== job 5559 ==
## vgacontrol
module vgacontrol(  
input PCLK, 				 
input PRESERN, 				 
input PSEL, 				 
input PENABLE, 				 
output wire PREADY, 		 
output wire PSLVERR,		 
input PWRITE,				 
input [31:0] PADDR,			 
input wire [31:0] PWDATA,	 
output reg [31:0] PRDATA,	 
output HS, 
output VS, 
output reg vga_R,
output reg vga_G,
output reg vga_B,
input SW,
input SW2,
input SW3
);
assign PSLVERR = 0;
assign PREADY = 1;
reg [31:0] player1;
reg [31:0] player2;
reg [31:0] whichplayer;
reg [31:0] winner;
wire player1_score;
wire player2_score;
wire p1_p;
wire p2_p;
wire p_u;
wire win_out;
wire pwin_out1;
wire pwin_out2;
wire player1_write = (PSEL & PENABLE & PWRITE & (PADDR[11:0] == 12'h104));
wire player2_write = (PSEL & PENABLE & PWRITE & (PADDR[11:0] == 12'h108));
wire whichplayer_write = (PSEL & PENABLE & PWRITE & (PADDR[11:0] == 12'h114));
wire winner_write = (PSEL & PENABLE & PWRITE & (PADDR[11:0] == 12'h118));
wire SWDebounce;
wire SWDebounce2;
wire SWDebounce3;
wire pwin1_out;
wire pwin2_out;
wire quarterclk, quarter_rise;
wire flashclk, flash_rise, half_flash, half_rise, quarter_flash, quarter_flash_rise;
Button_Debouncer db1(PCLK, PRESERN, SW, SWDebounce);
Button_Debouncer db2(PCLK, PRESERN, SW2, SWDebounce2);
  ...
clock: 3.41 ns
lec_check: 0
cap_margin: 25
cell_pad_in_sites_detail_placement: 1
cell_pad_in_sites_global_placement: 3
core_aspect_ratio: 0.83
core_margin: 3
core_utilization: 40
cts_cluster_size: 37
gpl_routability_driven: 0
min_routing_layer: met2
place_density_lb_addon: 0.03
slew_margin: 20
tns_end_percent: 10
run.sh (not shown) runs the stock make flow with config.mk's settings and CLKGATE_MAP_FILE=.
Job 5559 | status: complete | timing, DRC, antenna: pass
### job 5559 -> job 5842
Settings: MIN_ROUTING_LAYER: met2 -> unset; SETUP_SLACK_MARGIN: unset -> 0.58; CORE_MARGIN: 3 -> 2; CELL_PAD_IN_SITES_DETAIL_PLACEMENT: 1 -> unset; CAP_MARGIN: 25 -> 20; PLACE_DENSITY: unset -> 0.6; CTS_CLUSTER_SIZE: 37 -> unset; CELL_PAD_IN_SITES_GLOBAL_PLACEMENT: 3 -> unset; CORE_ASPECT_RATIO: 0.83 -> unset; PLACE_DENSITY_LB_ADDON: 0.03 -> unset; TNS_END_PERCENT: 10 -> unset; GPL_ROUTABILITY_DRIVEN: 0 -> unset; the clock period (ns, I/O delays scaled along): 3.41 -> 4.45.
Job 5559 completed; timing, DRC and antenna clean
Job 5842: flow completed, timing, DRC and antenna clean
Number of global-route vias before repair (job 5559 / job 5842): 1.7
Between job 5559 and job 5842, leakage component of the power decreased.
Job 5842 ended up with a higher minimum clock period than job 5559 did.
Looking at internal portion of total power, job 5842 sits 1.5 mW lower than job 5559 does.
Sort job 5559 and job 5842 by initial core utilization asc -> top: job 5842
Job 5842 does better than job 5559 on power.
Side by side, area added between synthesis and finish turned out lower in job 5842 than in job 5559.
Job 5842 — data required time at the worst endpoint 1.06 ns higher, job 5559 as reference
Delta (job 5842 minus job 5559): wire length per cell saw a decrease, part of the power in the clock network saw a decrease, total wire length after detailed routing saw a decrease.
For job 8058, these inputs were changed with respect to job 5842:
Settings: a deleted SETUP_SLACK_MARGIN that had been 0.58; a change of CORE_UTILIZATION from 40 to 72; a change of the clock period (ns, I/O delays scaled along) from 4.45 to 2.66.
Notes after the runs:
Height of the die | job 8058 below job 5842. Job 8058 got as far as 5_1_grt, where a tool error ended the run. In job 8058, the pre-CTS setup slack came out 1.54 ns below the value in job 5842. In terms of number of buffers on the longest clock path, job 5842 and job 8058 differ only marginally. Going from job 5842 to job 8058, number of setup buffers added after CTS climbed 3; cell resize tally after clock tree synthesis climbed 89. Re floorplan core density: job 8058 is 33 points up on job 5842. From job 5842 to job 8058 the numbers moved as follows: post-detailed-placement half-perimeter wirelength rose 5200 µm, overall chip area went down 44%, TritonCTS buffer count shrank by 1.
No activity file was given, so power comes from the tool's default toggle rates.
